== run A ==
==> flow/design.v (excerpt) <==
module top (
	input sysclk,     
	input rst,        
	input button_in,
	input [15:0] student_id,
	output[3:0] D5_out,	
	output[3:0] D4_out,	
	output[3:0] D3_out,	
	output[3:0] D2_out,	
	output[3:0] D1_out		
);
wire tick500;
wire tick5s;
wire [15:0] curtime;
wire [15:0] curhash;
wire disp;
rtcClkDivider clkd(
	.sys_clk(sysclk),    
	.rst(rst),
	.tick_500Hz(tick500), 
	.tick_5s(tick5s)
	);
timekeeper timekep(
	.clk(sysclk),    
	.rst(rst),
	.en(tick5s),
	.cur_time(curtime)	
	);
hasher hs(
	.clk(sysclk),  
	.rst(rst),
	.en(tick5s),
	.cur_time(curtime),
	.student_id(student_id),
	.cur_hash(curhash)	
	);
buttonFsm button(
	.clk(sysclk),
	.rst(rst),
	.en(tick500),
	.button(button_in),    
	.stateful_button(disp)
	);
b16toBCD display(
	.to_display(curhash),
	.enable(disp),
	.D5(D5_out),	
	.D4(D4_out),
	.D3(D3_out),
	.D2(D2_out),
	.D1(D1_out)
	);
endmodule
Settings: LEC_CHECK=0, ABC_AREA=1, CAP_MARGIN=20, CELL_PAD_IN_SITES_DETAIL_PLACEMENT=0, CORE_ASPECT_RATIO=0.98, CORE_MARGIN=6, CORE_UTILIZATION=40, CTS_CLUSTER_DIAMETER=369, CTS_CLUSTER_SIZE=93, GPL_ROUTABILITY_DRIVEN=0, GPL_TIMING_DRIVEN=0, HOLD_SLACK_MARGIN=0.27, MAX_ROUTING_LAYER=met5, PLACE_DENSITY_LB_ADDON=0.17, SETUP_SLACK_MARGIN=5.0, SLEW_MARGIN=20; clock period 25.0 ns.
run.sh (not shown) runs the stock make flow with config.mk's settings and CLKGATE_MAP_FILE=.
For run B, these inputs were changed with respect to run A:
- CORE_ASPECT_RATIO: 0.98 -> unset
- GPL_ROUTABILITY_DRIVEN: 0 -> unset
- ABC_AREA: 1 -> unset
- MAX_ROUTING_LAYER: met5 -> unset
- GPL_TIMING_DRIVEN: 0 -> unset
- PLACE_DENSITY_LB_ADDON: 0.17 -> unset
- CTS_CLUSTER_SIZE: 93 -> 99
- CELL_PAD_IN_SITES_DETAIL_PLACEMENT: 0 -> unset
- HOLD_SLACK_MARGIN: 0.27 -> unset
- SETUP_SLACK_MARGIN: 5.0 -> unset
- CORE_MARGIN: 6 -> 2
- CORE_UTILIZATION: 40 -> 30
- CTS_CLUSTER_DIAMETER: 369 -> 395
Notes after the runs:
- On horizontal die size, the lower figure sits with run A, not run B.
- [run B] non-clock buffer count fell about 34% relative to run A
- Any difference in sequential power between run A and run B is small enough to ignore.
- NOTE area figure in the yosys stat output run A->run B increased slightly
- In the flow results for run A and run B, the normalized max-slew margin is smaller on run B.
- Run B vs. run A: least setup slack across all paths after layout shrank by 1.19 ns, maximum fanout encountered on the critical timing path grew by 21, worst endpoint data arrival time grew by 1.19 ns, global-route wire length before repair grew by 0.40%.
--- input diff run B..run C ---
- swapping 395 for 358 in CTS_CLUSTER_DIAMETER
- putting MAX_ROUTING_LAYER at met4 where nothing was set
- putting ABC_AREA at 1 where nothing was set
- swapping 30 for 40 in CORE_UTILIZATION
- putting CELL_PAD_IN_SITES_DETAIL_PLACEMENT at 1 where nothing was set
- swapping 2 for 6 in CORE_MARGIN
- clearing CTS_CLUSTER_SIZE, which used to be 99
- putting PLACE_DENSITY_LB_ADDON at 0.17 where nothing was set
Relative to run B, the count of vias placed by the detailed router of run C is higher by 5.9%.
Post-layout total power deteriorates in run C relative to run B.
Run B -> run C: share of synthesized area occupied by flip-flops and latches flat
Of the two values seen for slowest library cell on the worst path, sky130_fd_sc_hd__o41ai_1 was produced by run B and sky130_fd_sc_hd__clkdlybuf4s50_1 by run C.
NOTE: sequential share of layout area in run C exceeds that of run B
For the transition time at the pin with the least slew margin, run C came in 0.20 ns lower than run B did.
[compare] base=run B new=run C: arithmetic-cell share of the synthesized area counting full adders, half adders and majority gates decreased by 0.28 points relative to the old numbers; number of instances in the synthesized netlist increased about 18%.
Relative to run B, final cell utilization of the core has gone up in run C.
Input-level comparison between run D and run C:
- CELL_PAD_IN_SITES_DETAIL_PLACEMENT: 1 -> unset
- SETUP_SLACK_MARGIN: unset -> 5.0
- PLACE_DENSITY_LB_ADDON: 0.17 -> unset
- CORE_UTILIZATION: 40 -> 19
- CORE_MARGIN: 6 -> 2
- MAX_ROUTING_LAYER: met4 -> unset
- CTS_CLUSTER_SIZE: unset -> 98
- CTS_CLUSTER_DIAMETER: 358 -> 301
--- outcome ---
Taking run C as 1.0, run D lands at 0.818 on number of vias per cell. ~same part of the total power dissipated in the clock network in run D and run C. Compared run D vs run C, and switching portion of total power is up in run D. The lower worst supply voltage drop on vdd of run D and run C is in run D. Taking run C as the reference, in run D detailed route wirelength on metal2 now smaller; combinational share of power now smaller; worst setup slack now larger; final critical delay including setup and external delays now smaller.

---

== run 1 ==
Starting RTL as in the previous note.
clock: 31.2 ns
lec_check: 0
abc_area: 0
cap_margin: 35
cell_pad_in_sites_detail_placement: 1
cell_pad_in_sites_global_placement: 1
core_aspect_ratio: 0.64
core_margin: 2
core_utilization: 22
cts_cluster_diameter: 167
cts_cluster_size: 77
max_routing_layer: met4
min_routing_layer: met2
place_density: 0.41
setup_slack_margin: -1.82
slew_margin: 40
tns_end_percent: 100
Run 1 completed; timing, DRC and antenna clean
The following lists how run 2 was set up differently from run 1:
- a change of CORE_UTILIZATION from 22 to 71
- a deleted TNS_END_PERCENT that had been 100
- a deleted MIN_ROUTING_LAYER that had been met2
- a deleted PLACE_DENSITY that had been 0.41
- a change of CAP_MARGIN from 35 to 20
- a change of CTS_CLUSTER_SIZE from 77 to 74
- a deleted MAX_ROUTING_LAYER that had been met4
- a deleted CELL_PAD_IN_SITES_DETAIL_PLACEMENT that had been 1
- a deleted CORE_ASPECT_RATIO that had been 0.64
- a deleted CTS_CLUSTER_DIAMETER that had been 167
- a change of SLEW_MARGIN from 40 to 20
- a deleted CELL_PAD_IN_SITES_GLOBAL_PLACEMENT that had been 1
- a deleted SETUP_SLACK_MARGIN that had been -1.82
- a change of ABC_AREA from 0 to 1
- a change of the clock period (ns, I/O delays scaled along) from 31.2 to 11.3
Findings:
The flow ran to completion for all of run 2 and run 1 but run 2, which stopped partway. No final results exist for run 2, since it was stopped by error GRT-0116 during global routing (5_1_grt). Number of gates resized after CTS (higher): run 2. Count of different cell masters after synthesis for run 2: about 50% down relative to run 1. Setup slack at placement ended up 13.67 ns lower on run 2 than on run 1. Run 2 and run 1 ended up with nearly the same post-cts hold buffer count. Sort run 2 and run 1 by average cell area after synthesis asc -> top: run 2. Compared with run 1, in run 2 chip area estimate from yosys synthesis lost about 0.35%; HPWL after detailed placement has decreased; parity-gate share of the synthesized area counting xor and xnor cells -4.4 points. The synthesized cell count in run 2 is 1.18 times that in run 1.
--- input diff run 2..run 3 ---
- ABC_AREA no longer set, was 1
- CTS_CLUSTER_SIZE no longer set, was 74
- HOLD_SLACK_MARGIN now -0.07, previously not set
- the clock period (ns, I/O delays scaled along) now 12.7, was 11.3
Notes after the runs:
Run 3: all stages done; final checks FAILED (negative setup slack).
| area of the core region | run 3 vs run 2 | ≈ equal |
Changes observed in run 3 relative to run 2: instance area after placement dropped 9.2%, area after synthesis +0.35%.
The die used by run 3 is larger than the one used by run 2.
Share of synthesized area spent on multiplexers | run 3 above run 2
--- input diff run 3..run 4 ---
- CTS_CLUSTER_SIZE: unset -> 15
- ABC_AREA: unset -> 1
- PLACE_DENSITY: unset -> 0.77
Findings:
Comparing run 3 against run 4, there is no change at all in tally of buffers added on design ports. Taking run 3 as the reference, in run 4 total half-perimeter wirelength after legalization and detailed placement moved up; synthesized cell count shows an increase of 529; cell area after technology mapping dropped 0.35%; core box area flat. The log for run 4 ends in global routing (5_1_grt) with error GRT-0232, so the run never completed.

---

The RTL this note starts from:
==> flow/design.v <==
module rtcClkDivider (
	input sys_clk,
	input rst,
	output tick_500Hz,  
	output tick_5s      
);
reg [10:0]counter1;
reg [128:0] counter2;
parameter KEYCHANGE_PERIOD = 5 ;   
localparam [128:0] ctrl = KEYCHANGE_PERIOD*10;
always @(posedge sys_clk) begin
	if (rst) begin
		counter1 <= 0;
		counter2 <= 0;
	end
	else begin
		if (counter1==999) begin
			counter1 <=counter1+1;
		end
		else if (counter1==1999) begin
			counter1 <=0;
		end
		else begin
			counter1<=counter1+1;
		end
		if (counter2==(ctrl/2-1)) begin
			counter2 <=counter2+1;
		end
		else if (counter2==(ctrl-1)) begin
			counter2 <=0;
		end
		else begin
			counter2 <=counter2+1;
		end
	end
end
assign tick_500Hz = !rst && (counter1==999) ;
assign tick_5s = !rst && (counter2==(ctrl/2-1)) ;
endmodule
module timekeeper (
	input clk,     
	input rst,
	input en,
	output[15:0] cur_time	
);
reg [15:0] ct;
always @(posedge clk) begin
	if (rst) begin
		ct <= 0;
	end
	else if (en) begin
		if (ct==16'b1111111111111111) begin
			ct<=0;
		end
		else begin
			ct<=ct+1;
		end
	end
end
assign cur_time =ct ;
endmodule
module hasher (
	input clk,     
	input rst,
	input en,
	input [15:0] cur_time,
	input [15:0] student_id,
	output [15:0] cur_hash	
);
reg [31:0] prev_hash;
reg [15:0] curhash;
always @(*) begin
	prev_hash=cur_hash;
	prev_hash=(cur_time^student_id)-prev_hash;
	prev_hash=prev_hash*prev_hash;
	prev_hash=prev_hash>>8;
	prev_hash=prev_hash & 16'b1111111111111111;
end
always @(posedge clk) begin
	if (rst) begin
		curhash <= 0;
	end
	else if (en) begin
		curhash <= prev_hash[15:0];
	end
end
assign cur_hash = curhash ;
endmodule
module buttonFsm (
	input clk,
	input rst,
	input en,
	input button,    
	output stateful_button
);
reg sb;
reg [1:0] state;
always @(posedge clk) begin
	if (rst) begin
		state <= 0;
	end
	else if (en) begin
	case(state)
	0:
	begin
		if (button) begin
			state <=3;
		end
		else begin
			state <=0;	
		end	
	end
	1:
	begin
		if (button) begin
			state <=2;
		end
		else begin
			state <=1;	
		end	
	end
	2:
	begin
		if (button) begin
			state <=2;
		end
		else begin
			state <=0;	
		end	
	end
	3:
	begin
		if (button) begin
			state <=3;
		end
		else begin
			state <=1;	
		end	
	end
	default: begin
	end
	endcase
	end
end
always @(state or button) begin
	sb=0;
	case(state)
	0:
	begin
		if (button) begin
			sb=1;
		end
		else begin
			sb=0;	
		end	
	end
	1:
	begin
		if (button) begin
			sb=0;
		end
		else begin
			sb=1;	
		end	
	end
	2:
	begin
		if (button) begin
			sb=0;
		end
		else begin
			sb=0;
		end	
	end
	3:
	begin
		if (button) begin
			sb=1;
		end
		else begin
			sb=1;
		end	
	end
	default:
	 begin
	end
	endcase
end
assign stateful_button = sb ;
endmodule
module b16toBCD (
	input [15:0] to_display,
	input enable,
	output [3:0] D5,	
	output [3:0] D4,	
	output [3:0] D3,	
	output [3:0] D2,	
	output [3:0] D1	
);
	reg [15:0] temp;
	reg [3:0] t5;	
	reg [3:0] t4;
	reg [3:0] t3;
	reg [3:0] t2;
	reg [3:0] t1;
	always @(enable or to_display) begin
		temp = to_display ;
		if (enable==0) begin
			t5 = 4'b1111 ;
			t4 = 4'b1111 ;
			t3 = 4'b1111 ;
			t2 = 4'b1111 ;
			t1 = 4'b1111 ;
		end	
		else begin
			t1 = temp % 10 ;
			temp =temp/10 ;
			t2 = temp % 10 ;
			temp =temp/10 ;
			t3 = temp % 10 ;
			temp =temp/10 ;
			t4 = temp % 10 ;
			temp =temp/10 ;
			t5 = temp % 10 ;
		end
	end
	assign D5 =t5 ;
	assign D4 = t4 ;
	assign D3 = t3 ;
	assign D2 =  t2;
	assign D1 = t1 ;
endmodule
module top (
	input sysclk,     
	input rst,        
	input button_in,
	input [15:0] student_id,
	output[3:0] D5_out,	
	output[3:0] D4_out,	
	output[3:0] D3_out,	
	output[3:0] D2_out,	
	output[3:0] D1_out		
);
wire tick500;
wire tick5s;
wire [15:0] curtime;
wire [15:0] curhash;
wire disp;
rtcClkDivider clkd(
	.sys_clk(sysclk),    
	.rst(rst),
	.tick_500Hz(tick500), 
	.tick_5s(tick5s)
	);
timekeeper timekep(
	.clk(sysclk),    
	.rst(rst),
	.en(tick5s),
	.cur_time(curtime)	
	);
hasher hs(
	.clk(sysclk),  
	.rst(rst),
	.en(tick5s),
	.cur_time(curtime),
	.student_id(student_id),
	.cur_hash(curhash)	
	);
buttonFsm button(
	.clk(sysclk),
	.rst(rst),
	.en(tick500),
	.button(button_in),    
	.stateful_button(disp)
	);
b16toBCD display(
	.to_display(curhash),
	.enable(disp),
	.D5(D5_out),	
	.D4(D4_out),
	.D3(D3_out),
	.D2(D2_out),
	.D1(D1_out)
	);
endmodule
==> flow/config.mk <==
export PLATFORM = sky130hd
export DESIGN_NAME = top
export DESIGN_NICKNAME = top
export VERILOG_FILES = /design/flow/design.v
export SDC_FILE = /design/flow/constraint.sdc
export NUM_CORES = 4
export LEC_CHECK = 0
export ABC_AREA = 1
export CAP_MARGIN = 20
export CELL_PAD_IN_SITES_DETAIL_PLACEMENT = 2
export CELL_PAD_IN_SITES_GLOBAL_PLACEMENT = 3
export CORE_MARGIN = 10
export CORE_UTILIZATION = 40
export GPL_ROUTABILITY_DRIVEN = 1
export GPL_TIMING_DRIVEN = 0
export MAX_ROUTING_LAYER = met4
export MIN_ROUTING_LAYER = met2
export PLACE_DENSITY_LB_ADDON = 0.06
export SETUP_SLACK_MARGIN = 5.0
export SLEW_MARGIN = 20
==> flow/constraint.sdc <==
create_clock -name core_clock -period 25.0 [get_ports {sysclk}]
set_input_delay 5.0000 -clock core_clock [delete_from_list [all_inputs] [get_ports {sysclk}]]
set_output_delay 5.0000 -clock core_clock [all_outputs]
set_load 0.01 [all_outputs]
Edit:
ABC_AREA = default   (was 1)
CAP_MARGIN = 40   (was 20)
CELL_PAD_IN_SITES_DETAIL_PLACEMENT = default   (was 2)
CELL_PAD_IN_SITES_GLOBAL_PLACEMENT = 2   (was 3)
CORE_MARGIN = 2   (was 10)
CTS_CLUSTER_DIAMETER = 400   (was default)
CTS_CLUSTER_SIZE = 100   (was default)
GPL_ROUTABILITY_DRIVEN = default   (was 1)
GPL_TIMING_DRIVEN = default   (was 0)
MAX_ROUTING_LAYER = default   (was met4)
MIN_ROUTING_LAYER = default   (was met2)
PLACE_DENSITY_LB_ADDON = default   (was 0.06)
SETUP_SLACK_MARGIN = -1.69   (was 5.0)
Effect:
- sequential share of layout area increases by 0.63 points
- sequential power barely changes
- final cell count decreases by about 15%
- wire length decreases by 38%
- worst setup slack gets better by 0.26 ns
Edit:
ABC_AREA = 1   (was default)
CAP_MARGIN = 20   (was 40)
CELL_PAD_IN_SITES_GLOBAL_PLACEMENT = default   (was 2)
CORE_MARGIN = 10   (was 2)
CTS_CLUSTER_DIAMETER = default   (was 400)
CTS_CLUSTER_SIZE = default   (was 100)
GPL_ROUTABILITY_DRIVEN = 1   (was default)
GPL_TIMING_DRIVEN = 0   (was default)
SETUP_SLACK_MARGIN = 5.0   (was -1.69)
The changed run completed without violations.
Worst setup slack gets better by 1.2 ns.
Final cell count is higher by 16%.
Global-route usage is lower by 4.8 points.
Combinational power is higher by 26%.
Edit:
CORE_MARGIN = 2   (was 10)
GPL_ROUTABILITY_DRIVEN = 0   (was 1)
GPL_TIMING_DRIVEN = default   (was 0)
Effect: The changed run passed the timing, design-rule and antenna checks; global-route usage went up by 2.3 points; power decreases by a few percent; sequential share of layout area is about the same; clock-buffer cell count is lower by 1; setup slack degrades by 0.058 ns.

---

== P ==
Starts from the design.v that is shown in full above.
clock: 20.1 ns
lec_check: 0
cap_margin: 20
core_margin: 2
core_utilization: 40
slew_margin: 20
P completed every stage of the flow, and the final layout passed the timing, design-rule and antenna checks.
## Diff of input files: Q against P
# P
export LEC_CHECK = 0
export CAP_MARGIN = 20
export CORE_MARGIN = 2
export CORE_UTILIZATION = 40
export SLEW_MARGIN = 20
create_clock -name core_clock -period 20.1 [get_ports {sysclk}]
# Q
export LEC_CHECK = 0
export CAP_MARGIN = 20
export CORE_MARGIN = 2
export CORE_UTILIZATION = 30
export SLEW_MARGIN = 20
create_clock -name core_clock -period 20.1 [get_ports {sysclk}]
Count of filler cells inserted in the layout was lower in P than in Q. Clock skew across Q and P: no real change. The highest-delay cell along the critical path comes out o41ai_1 in one run and nor2_1 in the other, namely in Q and P respectively. In the reports for Q and P, the smaller worst-case setup margin in the final layout belongs to P. Delta (Q minus P): number of cells on the critical path has increased, minimum clock period has decreased, total placed instance area has increased, area of all placed cells without fillers has increased.
The inputs of R differ from those of Q as listed below.
# Q
export LEC_CHECK = 0
export CAP_MARGIN = 20
export CORE_MARGIN = 2
export CORE_UTILIZATION = 30
export SLEW_MARGIN = 20
create_clock -name core_clock -period 20.1 [get_ports {sysclk}]
# R
export LEC_CHECK = 0
export CAP_MARGIN = 20
export CORE_MARGIN = 2
export CORE_UTILIZATION = 53
export CTS_CLUSTER_DIAMETER = 394
export CTS_CLUSTER_SIZE = 98
export SLEW_MARGIN = 20
create_clock -name core_clock -period 25.0 [get_ports {sysclk}]
--- outcome ---
R ended with every stage complete and zero timing, DRC or antenna violations. Going from Q to R, effective utilization at floorplan up 23 points; number of instances resized during post-cts repair flat; die area down 35000 um^2; power down 0.59 mW. Compare Q and R | die boundary height higher: Q.
[inputs] S vs R
# R
export LEC_CHECK = 0
export CAP_MARGIN = 20
export CORE_MARGIN = 2
export CORE_UTILIZATION = 53
export CTS_CLUSTER_DIAMETER = 394
export CTS_CLUSTER_SIZE = 98
export SLEW_MARGIN = 20
create_clock -name core_clock -period 25.0 [get_ports {sysclk}]
# S
export LEC_CHECK = 0
export CAP_MARGIN = 20
export CELL_PAD_IN_SITES_DETAIL_PLACEMENT = 1
export CORE_MARGIN = 7
export CORE_UTILIZATION = 40
export CTS_CLUSTER_DIAMETER = 291
export PLACE_DENSITY_LB_ADDON = 0.17
export SLEW_MARGIN = 20
create_clock -name core_clock -period 25.0 [get_ports {sysclk}]
The faster design of the two is R; S tops out lower.
S against R: minimum setup slack in the final design fell by 0.20 ns, wire length after detailed routing now sits higher.
For R, the master of the slowest instance on the critical path was nor4_4, unlike S, where it was o41ai_1.
Diff S..R | number of synthesized register bits | unchanged
Between R and S, the flow reports first-pass GRT wire length increasing by more than 10%.
Comparing S against R, there is no change at all in number of remaining DRC errors.
Compared with R, placed instance count in S increased by a few percent.
Against R, S comes in 0.6 points lower on clock share of power.
Changes in T relative to S:
# S
export LEC_CHECK = 0
export CAP_MARGIN = 20
export CELL_PAD_IN_SITES_DETAIL_PLACEMENT = 1
export CORE_MARGIN = 7
export CORE_UTILIZATION = 40
export CTS_CLUSTER_DIAMETER = 291
export PLACE_DENSITY_LB_ADDON = 0.17
export SLEW_MARGIN = 20
create_clock -name core_clock -period 25.0 [get_ports {sysclk}]
# T
export LEC_CHECK = 0
export CAP_MARGIN = 40
export CELL_PAD_IN_SITES_GLOBAL_PLACEMENT = 2
export CORE_MARGIN = 2
export CORE_UTILIZATION = 40
export CTS_CLUSTER_SIZE = 100
export PLACE_DENSITY_LB_ADDON = 0.05
export SETUP_SLACK_MARGIN = 5.0
export SLEW_MARGIN = 20
create_clock -name core_clock -period 25.0 [get_ports {sysclk}]
## What came out
- T ends up with a number of global-route vias before repair that is 11% lower than in S.
- Compared with S, T shows a higher part of the power in the clock network.
- [T vs S] aggregate routed wire length: lower in T
- Relative to S, total power consumption of the routed design decreased by 0.069 mW in T.
- Compared with S, T shows a lower power per unit of standard cell area.
- Note that the count of non-CTS buffers in the layout recorded for T amounts to 1.3 times the value seen in S.
- From S to T, synthesized cell count did not move at all.
- Power drawn by the clock network delta (T − S): unfavourable
- [compare] base=S new=T: via count went down; global-route wire length before repair went down; layout overhead on the synthesized area went up.
No activity file was given, so power comes from the tool's default toggle rates.
